old:
## fp_multiplier
module fp_multiplier(input [31:0] a,input [31:0] b,output [31:0]out,input clk,
	input rst,input in_valid,output out_valid);
Size in the first run: ~4,600 cells after synthesis, about 2,600 flip-flops, about 100 I/O pins, roughly 73,000 µm² of cells after synthesis.
clock: 2.02 ns
lec_check: 0
abc_area: 0
cap_margin: 10
cell_pad_in_sites_detail_placement: 0
cell_pad_in_sites_global_placement: 1
core_margin: 2
core_utilization: 72
cts_cluster_diameter: 93
cts_cluster_size: 32
gpl_routability_driven: 0
max_routing_layer: met4
min_routing_layer: met1
place_density_lb_addon: 0.0
setup_slack_margin: 0.22
slew_margin: 15
run.sh (not shown) runs the stock make flow with config.mk's settings and CLKGATE_MAP_FILE=.
To summarise old: no stage aborted, but the layout did not pass its checks, failing on setup timing.
> inputs changed (old -> new)
--- a/flow/config.mk
+++ b/flow/config.mk
@@ -11 +10,0 @@
-export CELL_PAD_IN_SITES_GLOBAL_PLACEMENT = 1
@@ -14,4 +13,2 @@
-export CTS_CLUSTER_DIAMETER = 93
-export CTS_CLUSTER_SIZE = 32
-export GPL_ROUTABILITY_DRIVEN = 0
-export MAX_ROUTING_LAYER = met4
+export CTS_CLUSTER_DIAMETER = 330
+export GPL_ROUTABILITY_DRIVEN = 1
@@ -19,2 +16,2 @@
-export PLACE_DENSITY_LB_ADDON = 0.0
-export SETUP_SLACK_MARGIN = 0.22
+export PLACE_DENSITY = 0.61
+export SETUP_SLACK_MARGIN = 0.47
==> flow/constraint.sdc <==
create_clock -name core_clock -period 2.1 [get_ports {clk}]
set_input_delay 0.4200 -clock core_clock [delete_from_list [all_inputs] [get_ports {clk}]]
set_output_delay 0.4200 -clock core_clock [all_outputs]
set_load 0.01 [all_outputs]
Findings:
new finished all stages; however, its layout fails the closing checks, the failures being setup timing.
Routed length per placed instance: new higher than old
Delta (new minus old): combinational power share saw a decrease; post-route minimum period saw a decrease; number of vias in the routed layout saw an increase.
Against old, wire length on met1 in new rose by a few percent.
Compared with old, new shows final cell count that has gone up by a few percent.
Taking old as the reference, in new global-route usage over all layers went up by 1.6 points; worst clock skew went up by 3.6 ps; total count of max-transition violations in the final report was more or less identical; worst-path maximum fanout was more or less identical.
Setup WNS old -> new: better

## run A
fp_multiplier again, from the RTL that the note above started with.
export LEC_CHECK = 0
export ABC_AREA = 0
export CAP_MARGIN = 5
export CELL_PAD_IN_SITES_DETAIL_PLACEMENT = 0
export CORE_MARGIN = 2
export CORE_UTILIZATION = 71
export CTS_CLUSTER_DIAMETER = 199
export GPL_ROUTABILITY_DRIVEN = 1
export MIN_ROUTING_LAYER = met1
export SETUP_SLACK_MARGIN = -0.23
export SLEW_MARGIN = 15
create_clock -name core_clock -period 3.07 [get_ports {clk}]
Run A finished all stages; the layout is clean.
Modified inputs, run B compared to run A
- swapping -0.23 for 0.22 in SETUP_SLACK_MARGIN
- putting CTS_CLUSTER_SIZE at 32 where nothing was set
- swapping 5 for 10 in CAP_MARGIN
- swapping 0 for 1 in ABC_AREA
- swapping 199 for 93 in CTS_CLUSTER_DIAMETER
- swapping 71 for 72 in CORE_UTILIZATION
- putting PLACE_DENSITY at 0.72 where nothing was set
- swapping 3.07 for 1.35 in the clock period (ns, I/O delays scaled along)
==> comparison <==
Complete run, failing final checks: run B, reason negative setup slack. Looking at cell with the largest stage delay on the worst path, the or3_4 result is from run A; the dfxtp_2 one comes from run B. Delta (run B minus run A): area share of and-or/or-and cells after synthesis +1.6 points, total power +78 mW, first-iteration DRC count +934, worst setup slack -0.92 ns, fmax +160 MHz. Looking only at met3 layer usage reported by global route, and setting everything else aside, the higher value of run A and run B goes to run A. Compared with run A, in run B wire length on met2 went down; cell area after layout decreased about 1.6%; switching component of the power higher. Of run A and run B, run A shows the lower Yosys chip area, with run B above it. Remaining antenna violation count delta (run A -> run B): insignificant.
Input changes introduced in run C (baseline for comparison: run B):
- ABC_AREA: 1 -> 0
- CTS_CLUSTER_DIAMETER: 93 -> unset
- CAP_MARGIN: 10 -> 20
- SLEW_MARGIN: 15 -> 20
- SETUP_SLACK_MARGIN: 0.22 -> 0.39
- MIN_ROUTING_LAYER: met1 -> unset
- PLACE_DENSITY_LB_ADDON: unset -> 0.0
- PLACE_DENSITY: 0.72 -> unset
- GPL_ROUTABILITY_DRIVEN: 1 -> unset
- CTS_CLUSTER_SIZE: 32 -> 39
- CELL_PAD_IN_SITES_DETAIL_PLACEMENT: 0 -> unset
[summary]
Run C: flow complete, layout not clean; failing: negative setup slack. Re relative area change from synthesis to final layout: run C is 8.1 points up on run B. Looking at top routing layer in use, the met5 result is from run B; the met4 one comes from run C. Going from run B to run C, area after synthesis dropped about 1.8%, part of the power in the clock network climbed 13 points, detailed placer's ending HPWL dropped about 4%. Tap cell count: run C < run B.
Changes in run D relative to run C:
- setting PLACE_DENSITY to 0.36 for the first time
- changing ABC_AREA from 0 to 1
- removing SETUP_SLACK_MARGIN (formerly 0.39)
- removing PLACE_DENSITY_LB_ADDON (formerly 0.0)
## What came out
Run D finished all stages; however, its layout fails the closing checks, the failures being negative setup slack. Taking run C as the reference, in run D total power density per cell area went down 50 mW/mm2; y dimension of the die went up 0.90%; post-synth area from yosys stat went up 1.8%. Measured against each other, run C and run D differ in worst setup slack, the higher figure coming from run D. Diff run C -> run D | wire length after detailed routing | down by a little under 10%. Looking at core utilization, run D sits 2.0 points below run C. Compared with run C, run D shows global-route wire length before repair lower by 0.54%. Compared to run C, run D has max-slew headroom at the worst pin 14 points higher. Compared with run C, run D shows a lower total power. Status: finished layout cell area parity (run C, run D). In the reports for run C and run D, the smaller synthesized cell count belongs to run C.

fp_multiplier again, from the RTL that the note above started with.
Settings: LEC_CHECK=0, ABC_AREA=0, CAP_MARGIN=5, CELL_PAD_IN_SITES_DETAIL_PLACEMENT=0, CELL_PAD_IN_SITES_GLOBAL_PLACEMENT=3, CORE_ASPECT_RATIO=1.01, CORE_MARGIN=2, CORE_UTILIZATION=32, CTS_CLUSTER_DIAMETER=199, GPL_ROUTABILITY_DRIVEN=1, MAX_ROUTING_LAYER=met4, MIN_ROUTING_LAYER=met1, PLACE_DENSITY_LB_ADDON=0.18, SETUP_SLACK_MARGIN=0.47, SLEW_MARGIN=15; clock period 3.07 ns.
Then changed:
- CAP_MARGIN: 5 -> 10
- CELL_PAD_IN_SITES_GLOBAL_PLACEMENT: 3 -> not set
- CORE_ASPECT_RATIO: 1.01 -> not set
- CORE_UTILIZATION: 32 -> 72
- CTS_CLUSTER_DIAMETER: 199 -> 49
- CTS_CLUSTER_SIZE: not set -> 32
- MAX_ROUTING_LAYER: met4 -> not set
- PLACE_DENSITY: not set -> 0.42
- PLACE_DENSITY_LB_ADDON: 0.18 -> not set
- SETUP_SLACK_MARGIN: 0.47 -> 0.58
- clock period: 3.07 -> 2.02 ns (I/O delays scaled with it)
Outcome:
- With this change the flow reached the layout checks and failed them: setup timing
- clock skew hardly moves
- routed wire length is lower by 5.5%
- hold slack loses 120 ps
- total power is higher by 34%
- via count is higher by 1.7%
- die size is lower by 55%
- utilization is higher by 44 points
- final cell count is lower by 23%
Then changed:
- CORE_UTILIZATION: 72 -> 59
- CTS_CLUSTER_DIAMETER: 49 -> 199
- CTS_CLUSTER_SIZE: 32 -> not set
- PLACE_DENSITY: 0.42 -> not set
- SETUP_SLACK_MARGIN: 0.58 -> 0.47
- clock period: 2.02 -> 3.07 ns (I/O delays scaled with it)
Result: The new run went through all stages and came out clean. Setup slack gets better by 980 ps. Total power goes down by 30%. Global-route usage goes down by 5.0 points. Hold slack gets better by 190 ps. Via count goes down by about 2.4%.

Starting RTL as in the previous note.
// fp_multiplier
module fp_multiplier(input [31:0] a,input [31:0] b,output [31:0]out,input clk,
	input rst,input in_valid,output out_valid);
	wire S3,overflow;
	wire [47:0] productd,wallace_out,product;
	wire [7:0] exponent1,exponent2;
	wire [15:0] trim;
	wire [22:0] prod;
	wire [31:0] out1,out2,out3,out1d,out2d,out3d,outd;
	wire [31:0] a15,b15,a16,b16,a17,b17,a18,b18;
	sideband side(clk,a,b,a15,b15,a16,b16,a17,b17,a18,b18);
	reg [18:0] valid;
	always @(posedge clk)
	begin
		if(rst)
			valid <= 19'b0;
		else
			valid <= {valid[17:0],in_valid};
	end
	assign out_valid = valid[18];
	xor (S3,a15[31],b15[31]);
	wallace w1({8'b0,1'b1,a[22:0]},{8'b0,1'b1,b[22:0]},clk,{trim,productd});
	DFF DFF1[47:0] (productd[47:0],clk,1'b0,product[47:0]);
	assign overflow=product[47];
	assign wallace_out=product;
	adder_8bit adder1(a15[30:23],b15[30:23],overflow,exponent1);
	adder_8bit subtract_127(exponent1,8'b10000000,1'b1,exponent2);
	shifter_1bit shift [22:0] (prod[22:0],overflow, wallace_out[45:23], wallace_out[46:24]);
	assign out1d={S3,exponent2,prod};
	DFF DFF3 [31:0] (out1d,clk,1'b0,out1);
	check_zero check1(out2d,a16,b16,out1);  
	DFF DFF4 [31:0] (out2d,clk,1'b0,out2);
	check_inf check2(out3d,a17,b17,out2);  
	DFF DFF5 [31:0] (out3d,clk,1'b0,out3);
	check_nan check3(outd,a18,b18,out3);  
	DFF DFF6 [31:0] (outd,clk,1'b0,out);
endmodule
Settings: LEC_CHECK=0, ABC_AREA=1, CAP_MARGIN=40, CORE_MARGIN=2, CORE_UTILIZATION=72, CTS_CLUSTER_DIAMETER=92, CTS_CLUSTER_SIZE=14, PLACE_DENSITY_LB_ADDON=0.08, SETUP_SLACK_MARGIN=-0.13, SLEW_MARGIN=20; clock period 1.35 ns.
The baseline completed and failed the layout checks on setup timing.
Then changed:
CAP_MARGIN = 20   (was 40)
CTS_CLUSTER_DIAMETER = not set   (was 92)
CTS_CLUSTER_SIZE = 53   (was 14)
PLACE_DENSITY = 0.67   (was not set)
PLACE_DENSITY_LB_ADDON = not set   (was 0.08)
SETUP_SLACK_MARGIN = not set   (was -0.13)
The new run completed and failed the layout checks on setup timing.
Die size does not change.
Clock skew is about the same.
Global-route usage decreases by 0.12 points.
Total power increases by 6.6%.
Flip-flop count stays the same.
Then changed:
CTS_CLUSTER_SIZE = not set   (was 53)
PLACE_DENSITY = not set   (was 0.67)
clock period = 1.75 ns   (was 1.35 ns; I/O delays follow)
The changed run ran to the end with violations: setup timing.
Non-clock buffer count drops by 25.
Setup slack improves by 0.48 ns.
Die area is unchanged.
Power drops by 24%.
Hold slack improves by 0.0068 ns.
Then changed:
ABC_AREA = not set   (was 1)
CTS_CLUSTER_SIZE = 42   (was not set)
PLACE_DENSITY_LB_ADDON = 0.0   (was not set)
SETUP_SLACK_MARGIN = 0.56   (was not set)
clock period = 1.95 ns   (was 1.75 ns; I/O delays follow)
=> The changed run ran to the end with violations: setup timing. Area after synthesis falls slightly. Register-to-register slack loses 0.43 ns. Setup slack got worse by 0.43 ns. Non-clock buffer count goes up by 5. Die area decreases slightly.
Then changed:
ABC_AREA = 1   (was not set)
CTS_CLUSTER_SIZE = 53   (was 42)
PLACE_DENSITY = 0.95   (was not set)
PLACE_DENSITY_LB_ADDON = not set   (was 0.0)
SETUP_SLACK_MARGIN = 0.4   (was 0.56)
clock period = 1.35 ns   (was 1.95 ns; I/O delays follow)
The changed run died in 5_1_grt, error GRT-0232.
Area after synthesis went up by about 1.8%.
Die size went up by about 1.8%.
Synthesized cell count went up by 25%.
Then changed:
ABC_AREA = not set   (was 1)
CORE_UTILIZATION = 40   (was 72)
CTS_CLUSTER_SIZE = not set   (was 53)
PLACE_DENSITY = not set   (was 0.95)
SETUP_SLACK_MARGIN = not set   (was 0.4)
clock period = 2.5 ns   (was 1.35 ns; I/O delays follow)
=>
- With this change the flow finished with timing, DRC and antenna clean
- synthesized area shrinks by 1.8%
- die size grows by 76%
- synthesized cell count shrinks by 20%

v17:
fp_multiplier again, from the RTL that the note above started with.
Settings: LEC_CHECK=0, ABC_AREA=0, CAP_MARGIN=10, CELL_PAD_IN_SITES_DETAIL_PLACEMENT=0, CORE_MARGIN=2, CORE_UTILIZATION=72, CTS_CLUSTER_DIAMETER=93, CTS_CLUSTER_SIZE=32, GPL_ROUTABILITY_DRIVEN=1, MIN_ROUTING_LAYER=met1, PLACE_DENSITY_LB_ADDON=0.0, SETUP_SLACK_MARGIN=0.22, SLEW_MARGIN=15; clock period 2.02 ns.
Although v17 finished all stages, its layout failed final checks on negative setup slack.
#### Input delta (v9 over v17)
Settings: a deleted SETUP_SLACK_MARGIN that had been 0.22; an added TNS_END_PERCENT of 95; a deleted CTS_CLUSTER_DIAMETER that had been 93; a change of PLACE_DENSITY_LB_ADDON from 0.0 to 0.08; an added HOLD_SLACK_MARGIN of 0.05; a deleted GPL_ROUTABILITY_DRIVEN that had been 1; a change of CORE_UTILIZATION from 72 to 15; a change of CAP_MARGIN from 10 to 20; a deleted CELL_PAD_IN_SITES_DETAIL_PLACEMENT that had been 0; a change of CTS_CLUSTER_SIZE from 32 to 88; a change of ABC_AREA from 0 to 1; a change of SLEW_MARGIN from 15 to 40; a change of CORE_MARGIN from 2 to 6.
## What came out
- v9: done, clean on timing, DRC and antenna
- The run showing the smaller hold buffer count at cts is v17.
- Chip area: v9 vs v17 up 390%
- Compared with v17, met1 wire length in v9 increased by more than half.
- Higher utilization after layout among v17 and v9: v17
- The chip area line of the yosys report number comes out higher for v9 vs v17.
- Across both runs, sequential share of layout area was lower for v9 than for v17.
- In v9 relative to v17, final routed wirelength across all metal layers had gone up by more than half.
- fa_2 as the master of the slowest instance on the critical path was reported by v17, and dfxtp_2 by v9.
Inputs modified between v9 and v11:
Settings: ABC_AREA no longer set, was 1; MIN_ROUTING_LAYER no longer set, was met1; CTS_CLUSTER_SIZE no longer set, was 88; SLEW_MARGIN now 20, was 40; PLACE_DENSITY_LB_ADDON no longer set, was 0.08; CORE_UTILIZATION now 63, was 15; HOLD_SLACK_MARGIN no longer set, was 0.05; TNS_END_PERCENT no longer set, was 95; CORE_MARGIN now 2, was 6; the clock period (ns, I/O delays scaled along) now 1.32, was 2.02.
--- outcome ---
v11 completed end to end; final checks failed (negative setup slack). Compared with v9, in v11 final setup violation count has increased; final period utilization increased by 76 points relative to the old numbers; complex-gate fraction of the synthesized area dropped 1.6 points; share of total power consumed by net switching saw a decrease. On post-synthesis xor/xnor area fraction, v9 tracks v11 almost exactly. Setup total negative slack delta for v11 relative to v9: 15780 ps lower. Taking v9 as the reference, in v11 number of cells on the critical path lost 4, cell row count lost 52%, smallest setup slack after layout shows a reduction of 1050 ps. Summed instance area of the synthesized netlist (higher): v9.

== run 1 ==
Starting RTL as in the previous note.
Settings: LEC_CHECK=0, ABC_AREA=1, CAP_MARGIN=40, CORE_MARGIN=2, CORE_UTILIZATION=72, CTS_CLUSTER_DIAMETER=335, CTS_CLUSTER_SIZE=14, HOLD_SLACK_MARGIN=0.13, PLACE_DENSITY_LB_ADDON=0.08, SETUP_SLACK_MARGIN=-0.13, SLEW_MARGIN=20; clock period 1.35 ns.
Final checks on run 1, whose flow otherwise completed, came back failing, citing negative setup slack.
What run 2 does differently from run 1 at the input level:
# run 1
export LEC_CHECK = 0
export ABC_AREA = 1
export CAP_MARGIN = 40
export CORE_MARGIN = 2
export CORE_UTILIZATION = 72
export CTS_CLUSTER_DIAMETER = 335
export CTS_CLUSTER_SIZE = 14
export HOLD_SLACK_MARGIN = 0.13
export PLACE_DENSITY_LB_ADDON = 0.08
export SETUP_SLACK_MARGIN = -0.13
export SLEW_MARGIN = 20
create_clock -name core_clock -period 1.35 [get_ports {clk}]
# run 2
export LEC_CHECK = 0
export CAP_MARGIN = 20
export CELL_PAD_IN_SITES_DETAIL_PLACEMENT = 2
export CORE_MARGIN = 2
export CORE_UTILIZATION = 40
export CTS_CLUSTER_DIAMETER = 70
export GPL_ROUTABILITY_DRIVEN = 0
export HOLD_SLACK_MARGIN = -0.04
export SLEW_MARGIN = 20
export TNS_END_PERCENT = 15
create_clock -name core_clock -period 1.35 [get_ports {clk}]
==> comparison <==
Ran to the end and failed final checks on negative setup slack: run 2. Re vertical die dimension: run 2 is 33% up on run 1. Against run 1, run 2 reports a antenna diode instance count that is higher. Slack of the critical path was higher in run 1 than in run 2. Run 2 ended with less compound-gate portion of the synthesized area than run 1. As of run 2, total power had risen by more than 10% compared to run 1. Run 2 against run 1: clock power share rose 5.7 points; floorplan-stage core utilization now smaller; met1 demand-to-capacity share in global routing now sits lower. Taking run 1 as the reference, in run 2 layout overhead on the synthesized area saw an increase, die area now larger, storage element area did not really move.
#### Input delta (run 3 over run 2)
# run 2
export LEC_CHECK = 0
export CAP_MARGIN = 20
export CELL_PAD_IN_SITES_DETAIL_PLACEMENT = 2
export CORE_MARGIN = 2
export CORE_UTILIZATION = 40
export CTS_CLUSTER_DIAMETER = 70
export GPL_ROUTABILITY_DRIVEN = 0
export HOLD_SLACK_MARGIN = -0.04
export SLEW_MARGIN = 20
export TNS_END_PERCENT = 15
create_clock -name core_clock -period 1.35 [get_ports {clk}]
# run 3
export LEC_CHECK = 0
export ABC_AREA = 1
export CAP_MARGIN = 10
export CELL_PAD_IN_SITES_DETAIL_PLACEMENT = 0
export CORE_MARGIN = 2
export CORE_UTILIZATION = 72
export CTS_CLUSTER_DIAMETER = 93
export CTS_CLUSTER_SIZE = 32
export GPL_ROUTABILITY_DRIVEN = 1
export MIN_ROUTING_LAYER = met1
export PLACE_DENSITY = 0.42
export SETUP_SLACK_MARGIN = 0.08
export SLEW_MARGIN = 15
create_clock -name core_clock -period 1.35 [get_ports {clk}]
Notes after the runs:
Run 3 had finished all stages when the layout checks came back failing, citing negative setup slack.
Of run 3 and run 2, the run reporting the lower number of cell rows was run 3.
Run 3 against run 2; netlist area before placement is up slightly.
The die size of run 3 is lower than that of run 2.
Run 3 vs. run 2: total power fell by 55 mW, count of hold buffers inserted by post-cts repair fell by 4, cell count after synthesis rose by 1145, summed negative setup slack over all endpoints rose by 13.11 ns, area fraction in compound gates after synthesis rose by 1.6 points.
Comparing run 3 and run 2, fraction of power consumed by the clock network is lower on run 3.
The xor and xnor area share after synthesis was comparable across run 3 and run 2.
The final reports for run 3 and run 2 show critical path depth higher in the former.
Edits applied to the flow inputs when going from run 3 to run 4:
# run 3
export LEC_CHECK = 0
export ABC_AREA = 1
export CAP_MARGIN = 10
export CELL_PAD_IN_SITES_DETAIL_PLACEMENT = 0
export CORE_MARGIN = 2
export CORE_UTILIZATION = 72
export CTS_CLUSTER_DIAMETER = 93
export CTS_CLUSTER_SIZE = 32
export GPL_ROUTABILITY_DRIVEN = 1
export MIN_ROUTING_LAYER = met1
export PLACE_DENSITY = 0.42
export SETUP_SLACK_MARGIN = 0.08
export SLEW_MARGIN = 15
create_clock -name core_clock -period 1.35 [get_ports {clk}]
# run 4
export LEC_CHECK = 0
export ABC_AREA = 1
export CAP_MARGIN = 10
export CELL_PAD_IN_SITES_DETAIL_PLACEMENT = 0
export CORE_MARGIN = 2
export CORE_UTILIZATION = 72
export CTS_CLUSTER_DIAMETER = 330
export GPL_ROUTABILITY_DRIVEN = 1
export MIN_ROUTING_LAYER = met1
export PLACE_DENSITY_LB_ADDON = 0.0
export SETUP_SLACK_MARGIN = 0.41
export SLEW_MARGIN = 15
create_clock -name core_clock -period 1.35 [get_ports {clk}]
Notes after the runs:
- The flow for run 4 finished, though final verification flagged negative setup slack.
- Diff run 3 -> run 4: worst voltage drop across the vdd grid has increased, sum of met2 wire segment lengths after detailed routing has increased.
- NOTE: core utilization in run 4 exceeds that of run 3
- When run 4 is measured against run 3, its minimum period implied by the final worst setup slack turns out 0.57 ns higher.
- Layout overhead on the synthesized area in run 4 is 11 points higher than in run 3
- Max total length of routed met3 wires across run 3 and run 4: run 4
- When run 4 is set beside run 3, its total leakage power turns out to be about 10% larger.
Changes in run 5 relative to run 4:
# run 4
export LEC_CHECK = 0
export ABC_AREA = 1
export CAP_MARGIN = 10
export CELL_PAD_IN_SITES_DETAIL_PLACEMENT = 0
export CORE_MARGIN = 2
export CORE_UTILIZATION = 72
export CTS_CLUSTER_DIAMETER = 330
export GPL_ROUTABILITY_DRIVEN = 1
export MIN_ROUTING_LAYER = met1
export PLACE_DENSITY_LB_ADDON = 0.0
export SETUP_SLACK_MARGIN = 0.41
export SLEW_MARGIN = 15
create_clock -name core_clock -period 1.35 [get_ports {clk}]
# run 5
export LEC_CHECK = 0
export ABC_AREA = 0
export CAP_MARGIN = 20
export CORE_ASPECT_RATIO = 1.81
export CORE_MARGIN = 2
export CORE_UTILIZATION = 72
export CTS_CLUSTER_SIZE = 53
export PLACE_DENSITY = 0.36
export SETUP_SLACK_MARGIN = -0.13
export SLEW_MARGIN = 20
create_clock -name core_clock -period 1.35 [get_ports {clk}]
Notes after the runs:
Although run 5 finished all stages, its layout failed final checks on negative setup slack.
Against run 4 as the reference, run 5 delivers a lower inverter tally of the final layout excluding the clock network.
Row switching fraction of total power: run 5 lower / run 4 higher
For run 4, the highest routing layer actually used was met5, unlike run 5, where it was met4.
Delta (run 5 minus run 4): minimum clock period saw a decrease, critical path required time shrank by 0.02 ns, switching power has decreased, residual DRC count comparable.
Measured against each other, run 5 and run 4 differ in non-clock buffer count in the final layout, the lower figure coming from run 5.
Input changes introduced in run 6 (baseline for comparison: run 5):
# run 5
export LEC_CHECK = 0
export ABC_AREA = 0
export CAP_MARGIN = 20
export CORE_ASPECT_RATIO = 1.81
export CORE_MARGIN = 2
export CORE_UTILIZATION = 72
export CTS_CLUSTER_SIZE = 53
export PLACE_DENSITY = 0.36
export SETUP_SLACK_MARGIN = -0.13
export SLEW_MARGIN = 20
create_clock -name core_clock -period 1.35 [get_ports {clk}]
# run 6
export LEC_CHECK = 0
export ABC_AREA = 1
export CAP_MARGIN = 20
export CORE_MARGIN = 2
export CORE_UTILIZATION = 72
export CTS_CLUSTER_DIAMETER = 335
export CTS_CLUSTER_SIZE = 14
export PLACE_DENSITY_LB_ADDON = 0.08
export SETUP_SLACK_MARGIN = -0.13
export SLEW_MARGIN = 20
create_clock -name core_clock -period 1.35 [get_ports {clk}]
Notes after the runs:
The lower via count came out of run 5. Compared with run 5, run 6 ends up with a smaller final cell area. Compared with run 5, in run 6 number of global-route vias before repair up about 9%; register-to-register slack up 0.44 ns; core utilization down 2.4 points. Re overall die area: run 6 and run 5 aren't equal, and the higher value belongs to run 6. Height of the die: run 6 and run 5 compared, higher one is run 5. The layout from run 6, despite a flow that completed every stage, fails the layout checks, with the failing checks listed as negative setup slack. Looking only at count of antenna diodes in the layout, and setting everything else aside, the higher value of run 6 and run 5 goes to run 5. According to the power report, total power for run 6 is lower than for run 5.
Power and IR drop assume default switching activity.
